Design DotProduct, start of the top module:
module DotProduct(  
  input         clock,  
  input  [7:0]  io_a_0,
  input  [7:0]  io_a_1,
  input  [7:0]  io_a_2,
  input  [7:0]  io_a_3,
  input  [7:0]  io_a_4,
  input  [7:0]  io_a_5,
  input  [7:0]  io_a_6,
  input  [7:0]  io_a_7,
  input  [7:0]  io_a_8,
  input  [7:0]  io_a_9,
  input  [7:0]  io_a_10,
  input  [7:0]  io_a_11,
  input  [7:0]  io_a_12,
  input  [7:0]  io_a_13,
  input  [7:0]  io_a_14,
  input  [7:0]  io_a_15,
  input  [7:0]  io_b_0,  
  input  [7:0]  io_b_1,  
  input  [7:0]  io_b_2,  
  input  [7:0]  io_b_3,  
  input  [7:0]  io_b_4,  
  input  [7:0]  io_b_5,  
  input  [7:0]  io_b_6,  
  input  [7:0]  io_b_7,  
  input  [7:0]  io_b_8,  
  input  [7:0]  io_b_9,  
  input  [7:0]  io_b_10,  
  input  [7:0]  io_b_11,  
  input  [7:0]  io_b_12,  
  input  [7:0]  io_b_13,  
  input  [7:0]  io_b_14,  
  input  [7:0]  io_b_15,  
  output [20:0] io_y  
);
  wire  m_0_clock;  
  wire [7:0] m_0_io_a;  
  wire [7:0] m_0_io_b;  
  wire [15:0] m_0_io_c;  
  wire [16:0] m_0_io_y;  
  wire  m_1_clock;  
  wire [7:0] m_1_io_a;  
  wire [7:0] m_1_io_b;  
  wire [15:0] m_1_io_c;  
  wire [16:0] m_1_io_y;  
  wire  m_2_clock;  
  wire [7:0] m_2_io_a;  
  wire [7:0] m_2_io_b;  
  wire [15:0] m_2_io_c;  
  wire [16:0] m_2_io_y;  
  wire  m_3_clock;  
  wire [7:0] m_3_io_a;  
  wire [7:0] m_3_io_b;  
  ...
For scale: about 9700 cells after synthesis, roughly 760 flip-flops, ~73000 um^2 of cells after synthesis.
clock: 2.47 ns
lec_check: 0
abc_area: 1
cap_margin: 15
core_margin: 2
core_utilization: 72
cts_cluster_diameter: 383
cts_cluster_size: 100
setup_slack_margin: 0.18
slew_margin: 20
run.sh (not shown) runs the stock make flow with config.mk's settings and CLKGATE_MAP_FILE=.
The first run did not get past global routing (5_1_grt) with GRT-0232.
Then changed:
Settings changed: CTS_CLUSTER_DIAMETER 383 to 394, SETUP_SLACK_MARGIN 0.18 to 0.49.
Result: The new run failed in global routing (5_1_grt) on GRT-0232. Synthesized area is unchanged. Die area stays the same. Synthesized cell count is unchanged.
Then changed:
Settings changed: ABC_AREA 1 to default, CTS_CLUSTER_DIAMETER 394 to default, CTS_CLUSTER_SIZE 100 to default, SETUP_SLACK_MARGIN 0.49 to default.
Clock period 2.47 ns to 2.75 ns, I/O delays scaled along.
The new run did not get past global routing (5_1_grt), error GRT-0232.
Synthesized area goes down by 9.2%.
Die size goes down by 9.1%.
Synthesized cell count goes down by 29%.
Then changed:
Settings changed: CAP_MARGIN 15 to 20, CORE_UTILIZATION 72 to 8.
Clock period 2.75 ns to 5.84 ns, I/O delays scaled along.
Effect: This time the run ran to the end with no violations; area after synthesis stays the same; die area rises to 8.8 times its value; synthesized cell count does not change.


Starting RTL as in the previous note.
## DotProduct
module DotProduct(  
  input         clock,  
  input  [7:0]  io_a_0,
  input  [7:0]  io_a_1,
  input  [7:0]  io_a_2,
  input  [7:0]  io_a_3,
  input  [7:0]  io_a_4,
  input  [7:0]  io_a_5,
  input  [7:0]  io_a_6,
  input  [7:0]  io_a_7,
  input  [7:0]  io_a_8,
  input  [7:0]  io_a_9,
  input  [7:0]  io_a_10,
  input  [7:0]  io_a_11,
  input  [7:0]  io_a_12,
  input  [7:0]  io_a_13,
  input  [7:0]  io_a_14,
  input  [7:0]  io_a_15,
  input  [7:0]  io_b_0,  
  input  [7:0]  io_b_1,  
  input  [7:0]  io_b_2,  
  input  [7:0]  io_b_3,  
  input  [7:0]  io_b_4,  
  input  [7:0]  io_b_5,  
  input  [7:0]  io_b_6,  
  input  [7:0]  io_b_7,  
  input  [7:0]  io_b_8,  
  input  [7:0]  io_b_9,  
  input  [7:0]  io_b_10,  
  input  [7:0]  io_b_11,  
  input  [7:0]  io_b_12,  
  input  [7:0]  io_b_13,  
  input  [7:0]  io_b_14,  
  input  [7:0]  io_b_15,  
  output [20:0] io_y  
);
clock: 5.0 ns
lec_check: 0
cap_margin: 20
core_margin: 2
core_utilization: 40
min_routing_layer: met2
slew_margin: 40
The starting point passed the timing, DRC and antenna checks.
Next try:
- MIN_ROUTING_LAYER: met2 -> default
- SLEW_MARGIN: 40 -> 20
What happened: Worst setup slack gains 0.13 ns. Power fell by 1.3%. Worst hold slack is about the same. Final cell count barely changes. First-iteration DRC count fell by 67%. Combinational power fell by about 3%. Critical path depth does not change. Sequential cell count stays the same. Synthesized area is unchanged. Clock skew barely changes. Via count fell by 28%.
Next try:
- CORE_UTILIZATION: 40 -> 21
- clock period: 5.0 -> 4.77 ns (I/O delays scaled with it)
=>
- The changed run finished clean
- synthesized area is unchanged
- total power increases by 7.7%
- critical path depth decreases by 3
- routed wire length increases by 9.7%
- cell area increases by 3.9%


## v6
DotProduct again, from the RTL that the note above started with.
==> flow/design.v (excerpt) <==
module DotProduct(  
  input         clock,  
  input  [7:0]  io_a_0,
  input  [7:0]  io_a_1,
  input  [7:0]  io_a_2,
  input  [7:0]  io_a_3,
  input  [7:0]  io_a_4,
  input  [7:0]  io_a_5,
  input  [7:0]  io_a_6,
  input  [7:0]  io_a_7,
  input  [7:0]  io_a_8,
  input  [7:0]  io_a_9,
  input  [7:0]  io_a_10,
  input  [7:0]  io_a_11,
  input  [7:0]  io_a_12,
  input  [7:0]  io_a_13,
  input  [7:0]  io_a_14,
  input  [7:0]  io_a_15,
  input  [7:0]  io_b_0,  
  input  [7:0]  io_b_1,  
  input  [7:0]  io_b_2,  
  input  [7:0]  io_b_3,  
  input  [7:0]  io_b_4,  
  input  [7:0]  io_b_5,  
  input  [7:0]  io_b_6,  
  input  [7:0]  io_b_7,  
  input  [7:0]  io_b_8,  
  input  [7:0]  io_b_9,  
  input  [7:0]  io_b_10,  
  input  [7:0]  io_b_11,  
  input  [7:0]  io_b_12,  
  input  [7:0]  io_b_13,  
  input  [7:0]  io_b_14,  
  input  [7:0]  io_b_15,  
  output [20:0] io_y  
);
make LEC_CHECK=0 ABC_AREA=1 CAP_MARGIN=15 CORE_MARGIN=2 CORE_UTILIZATION=72 CTS_CLUSTER_SIZE=100 SLEW_MARGIN=20 finish   # period 2.47 ns
Stage in which a tool error killed v6: global routing (5_1_grt).
[inputs] v7 vs v6
- CAP_MARGIN: 15 -> 20
- CORE_UTILIZATION: 72 -> 65
- CTS_CLUSTER_SIZE: 100 -> unset
- the clock period (ns, I/O delays scaled along): 2.47 -> 1.34
Against v6 as the reference, v7 delivers a lower setup fix buffers added after clock tree synthesis.
v7 vs v6 on quantity of hold-fixing buffers added after cts: v7 is the higher one.
Re gate count after technology mapping: no difference whatsoever between v7 and v6.
Initial cell density of the core, v7 and v6: smaller value in v7
Diff v7..v6 | flip-flop and latch count after synthesis | unchanged
In v7 the implementation ran to completion but is not tape-out ready, as the final checks report setup timing.
In the tables for v7 and v6, die height reads higher with v7.
In v7 relative to v6, HPWL after detailed placement had gone down by a little under 10%.
Changes observed in v7 relative to v6: placed instance count shows an increase of about 4%, summed standard-cell area reported by yosys shows no meaningful change, placer congestion estimate shows an increase of 0.015.


DotProduct again, from the RTL that the note above started with.
Settings: LEC_CHECK=0, ABC_AREA=0, CAP_MARGIN=30, CORE_ASPECT_RATIO=1.05, CORE_MARGIN=5, CORE_UTILIZATION=18, CTS_CLUSTER_SIZE=16, GPL_TIMING_DRIVEN=0, MAX_ROUTING_LAYER=met4, MIN_ROUTING_LAYER=met2, PLACE_DENSITY=0.76, SLEW_MARGIN=40, TNS_END_PERCENT=40; clock period 5.0 ns.
The baseline completed with no timing, DRC or antenna violations.
Edit:
ABC_AREA = default   (was 0)
CORE_ASPECT_RATIO = default   (was 1.05)
CORE_MARGIN = 2   (was 5)
CORE_UTILIZATION = 72   (was 18)
CTS_CLUSTER_SIZE = default   (was 16)
GPL_TIMING_DRIVEN = 1   (was 0)
MIN_ROUTING_LAYER = default   (was met2)
PLACE_DENSITY = default   (was 0.76)
SLEW_MARGIN = 10   (was 40)
TNS_END_PERCENT = default   (was 40)
clock period = 3.77 ns   (was 5.0 ns; I/O delays follow)
With this change the flow finished but fails on setup timing; via count is lower by 12%; utilization is higher by 70 points; flip-flop count is unchanged.
Edit:
CTS_CLUSTER_DIAMETER = 270   (was default)
GPL_TIMING_DRIVEN = default   (was 1)
SLEW_MARGIN = 20   (was 10)
clock period = 3.72 ns   (was 3.77 ns; I/O delays follow)
The changed run ran to the end with violations: setup timing.
Hold slack loses 0.015 ns.
Setup slack got worse by 0.64 ns.
Count of clock-buffer cells in the layout climbs by 11.
Edit:
CTS_CLUSTER_DIAMETER = 29   (was 270)
clock period = 3.79 ns   (was 3.72 ns; I/O delays follow)
With this change the flow died in global routing. Die size is unchanged. Synthesized area does not change. Synthesized cell count stays the same.


## run 1
DotProduct again, from the RTL that the note above started with.
clock: 3.09 ns
lec_check: 0
abc_area: 1
cap_margin: 5
core_aspect_ratio: 0.86
core_margin: 2
core_utilization: 58
gpl_timing_driven: 1
place_density_lb_addon: 0.1
setup_slack_margin: -0.31
slew_margin: 40
No crash in run 1: every stage finished, but the layout fails its final checks due to negative setup slack.
--- input diff run 1..run 2 ---
# run 1
export LEC_CHECK = 0
export ABC_AREA = 1
export CAP_MARGIN = 5
export CORE_ASPECT_RATIO = 0.86
export CORE_MARGIN = 2
export CORE_UTILIZATION = 58
export GPL_TIMING_DRIVEN = 1
export PLACE_DENSITY_LB_ADDON = 0.1
export SETUP_SLACK_MARGIN = -0.31
export SLEW_MARGIN = 40
create_clock -name core_clock -period 3.09 [get_ports {clock}]
# run 2
export LEC_CHECK = 0
export CAP_MARGIN = 20
export CORE_MARGIN = 2
export CORE_UTILIZATION = 40
export SLEW_MARGIN = 20
create_clock -name core_clock -period 4.77 [get_ports {clock}]
==> results <==
- Delta (run 2 minus run 1): fraction of power consumed by the clock network increased 3.6 points, post-CTS resize count fell by 1022, final critical-path share of the clock period shrank by 28 points.
- Total length of routed wires: run 2 vs run 1 down 21%
- Summary — worst slew margin relative to its limit, run 2 relative to run 1: lower, by 18 points.
- Higher per-cell via count in the routed design among run 1 and run 2: run 1
- Run 2: all stages complete, timing, DRC and antenna checks passed
- Utilization after layout down 29 points in run 2 wrt run 1
- Run 1 reports its type of the worst setup path as flop to flop while run 2 reports flop to output pin.
- Compared with run 1, run 2 ends up with a smaller final cell area.
Relative to run 2, the following input files were edited for run 3:
# run 2
export LEC_CHECK = 0
export CAP_MARGIN = 20
export CORE_MARGIN = 2
export CORE_UTILIZATION = 40
export SLEW_MARGIN = 20
create_clock -name core_clock -period 4.77 [get_ports {clock}]
# run 3
export LEC_CHECK = 0
export CAP_MARGIN = 20
export CORE_MARGIN = 2
export CORE_UTILIZATION = 71
export SETUP_SLACK_MARGIN = -0.24
export SLEW_MARGIN = 20
create_clock -name core_clock -period 3.21 [get_ports {clock}]
Results
Of run 2 and run 3, just one finished clean: run 2. What the final checks of run 3 revealed, after a flow that finished every stage, was a layout that fails on negative setup slack. Capturing instance or port of the critical path = a_0_0.rB[15]: run 3; capturing instance or port of the critical path = io_y[10]: run 2. Going from run 2 to run 3, count of buffer and inverter cells on the critical path has increased, worst setup margin -1.37 ns. Lower antenna diode count goes to run 3 over run 2. Looking at count of cells along the worst register-to-register path, run 3 sits below run 2.
Here is what was changed in the inputs of run 4 compared with run 3.
# run 3
export LEC_CHECK = 0
export CAP_MARGIN = 20
export CORE_MARGIN = 2
export CORE_UTILIZATION = 71
export SETUP_SLACK_MARGIN = -0.24
export SLEW_MARGIN = 20
create_clock -name core_clock -period 3.21 [get_ports {clock}]
# run 4
export LEC_CHECK = 0
export CAP_MARGIN = 20
export CORE_MARGIN = 2
export CORE_UTILIZATION = 40
export SETUP_SLACK_MARGIN = -0.27
export SLEW_MARGIN = 20
create_clock -name core_clock -period 4.77 [get_ports {clock}]
--- outcome ---
- What the final checks of run 4 revealed, after a flow that finished every stage, was a layout that fails on negative setup slack.
- Compared to run 3, run 4 has met3 demand-to-capacity share in global routing 3.6 points lower.
- Run 4: aggregate global-route resource usage 19 points below run 3
- The buffers plus inverters on the worst setup path of run 4 is lower than that of run 3.
- Of run 4 and run 3, the lower critical path depth belongs to run 4.
- Wire length: run 4 < run 3
- Total design power: run 4 vs run 3 down 47%
Changes in run 5 relative to run 4:
# run 4
export LEC_CHECK = 0
export CAP_MARGIN = 20
export CORE_MARGIN = 2
export CORE_UTILIZATION = 40
export SETUP_SLACK_MARGIN = -0.27
export SLEW_MARGIN = 20
create_clock -name core_clock -period 4.77 [get_ports {clock}]
# run 5
export LEC_CHECK = 0
export CAP_MARGIN = 20
export CORE_MARGIN = 2
export CORE_UTILIZATION = 71
export SETUP_SLACK_MARGIN = -0.26
export SLEW_MARGIN = 20
create_clock -name core_clock -period 3.21 [get_ports {clock}]
Results
- Taking run 4 as the reference, in run 5 overall routed net length grew by 95000 um, area occupied by registers grew by 4.2%, simple-gate portion of the synthesized area held steady.
- Of the two values seen for class of the most critical setup path, flop to flop was produced by run 5 and flop to output pin by run 4.
- Run 5 finished every stage; the final checks, however, were not passed, the failures being negative setup slack.
--- input diff run 5..run 6 ---
# run 5
export LEC_CHECK = 0
export CAP_MARGIN = 20
export CORE_MARGIN = 2
export CORE_UTILIZATION = 71
export SETUP_SLACK_MARGIN = -0.26
export SLEW_MARGIN = 20
create_clock -name core_clock -period 3.21 [get_ports {clock}]
# run 6
export LEC_CHECK = 0
export CAP_MARGIN = 30
export CORE_MARGIN = 2
export CORE_UTILIZATION = 72
export MAX_ROUTING_LAYER = met4
export SLEW_MARGIN = 20
create_clock -name core_clock -period 3.79 [get_ports {clock}]
==> results <==
Total power (run 6 / run 5): 0.78
Run comparison: run 6 worst setup path startpoint m_0.rA[2]; run 5 worst setup path startpoint m_15.rA[3]
The clock latency on the worst-skew pair of run 5 and that of run 6 are within noise of each other.
On routed wire length, the higher figure sits with run 5, not run 6.
None of the runs run 5 and run 6 ends with a clean layout.
Run 5: flow complete, layout not clean; failing: negative setup slack


build 49:
DotProduct again, from the RTL that the note above started with.
export LEC_CHECK = 0
export ABC_AREA = 1
export CAP_MARGIN = 20
export CELL_PAD_IN_SITES_GLOBAL_PLACEMENT = 3
export CORE_MARGIN = 3
export CORE_UTILIZATION = 40
export CTS_CLUSTER_DIAMETER = 54
export MIN_ROUTING_LAYER = met2
export PLACE_DENSITY_LB_ADDON = 0.04
export SLEW_MARGIN = 0
create_clock -name core_clock -period 4.94 [get_ports {clock}]
Changes in build 14 relative to build 49:
Settings: CTS_CLUSTER_DIAMETER removed (was 54); MIN_ROUTING_LAYER removed (was met2); CORE_MARGIN changed from 3 to 2; MAX_ROUTING_LAYER newly set to met4; CORE_UTILIZATION changed from 40 to 69; SLEW_MARGIN changed from 0 to 20; CELL_PAD_IN_SITES_GLOBAL_PLACEMENT removed (was 3); PLACE_DENSITY_LB_ADDON removed (was 0.04); ABC_AREA removed (was 1); the clock period (ns, I/O delays scaled along) changed from 4.94 to 4.11.
### Flow results
- Although build 14 finished all stages, its layout failed final checks on setup timing.
- Compared with build 49, build 14 shows post-synthesis share of cell area spent on full adders, half adders and majority gates higher by 3.7 points.
- Comparing the two runs side by side, build 14 comes out behind build 49 on post-layout worst setup margin.
- Compare build 14 and build 49 | quantity of gates resized following cts lower: build 49
- [compare] base=build 49 new=build 14: share of the core filled with cells now larger; detail-routed net length per standard cell shows an increase of about 15%; net switching power now larger.
- The sequential share of power of build 14 falls short of that of build 49 by 0.9 points.
- Build 14 consumes more power than build 49 does.
Changes in build 83 relative to build 14:
Settings: putting HOLD_SLACK_MARGIN at -0.09 where nothing was set; swapping 69 for 72 in CORE_UTILIZATION; swapping 4.11 for 4.08 in the clock period (ns, I/O delays scaled along).
==> results <==
Every stage of build 83 finished as expected; the final checks, on the other hand, flagged setup timing, which means the layout fails. Build 14: complete, dirty (setup timing). For the cell area, build 83 came in about 0.4% higher than build 14 did. The data arrival time of the critical path number comes out lower for build 14 vs build 83. | biggest cell delay along the critical path | higher: build 83 |.
For build 95, these inputs were changed with respect to build 83:
Settings: clearing HOLD_SLACK_MARGIN, which used to be -0.09; putting CTS_CLUSTER_DIAMETER at 361 where nothing was set; swapping 20 for 30 in CAP_MARGIN; swapping 4.08 for 3.79 in the clock period (ns, I/O delays scaled along).
--- outcome ---
- Nothing crashed in build 95 and all stages finished; the problem is that the final layout failed, the offending checks being setup timing.
- Cmp build 95 and build 83 / clock network fraction of design power / higher: build 83
- Summary: with build 83 as the reference, sum of internal, switching and leakage power in build 95 moved up by more than 10%.
- For build 95, the worst setup path endpoint was a_0_0.rA[13], unlike build 83, where it was a_0_1.rA[12].
- Worst slack on hold paths for build 95: 0.017 ns up relative to build 83
- Against build 83, build 95 reports a worst-case setup margin in the final layout that is lower.
- Build 95 vs build 83 — total routed wire length on the met1 layer climbed by a few percent
- Per the comparison of build 95 with build 83, overall via count from detail_route up 1169; number of cells on the critical path down 3; area taken by flip-flops and latches up 1.0%.
Power figures rest on the tool's default switching activity, not on a simulated workload.
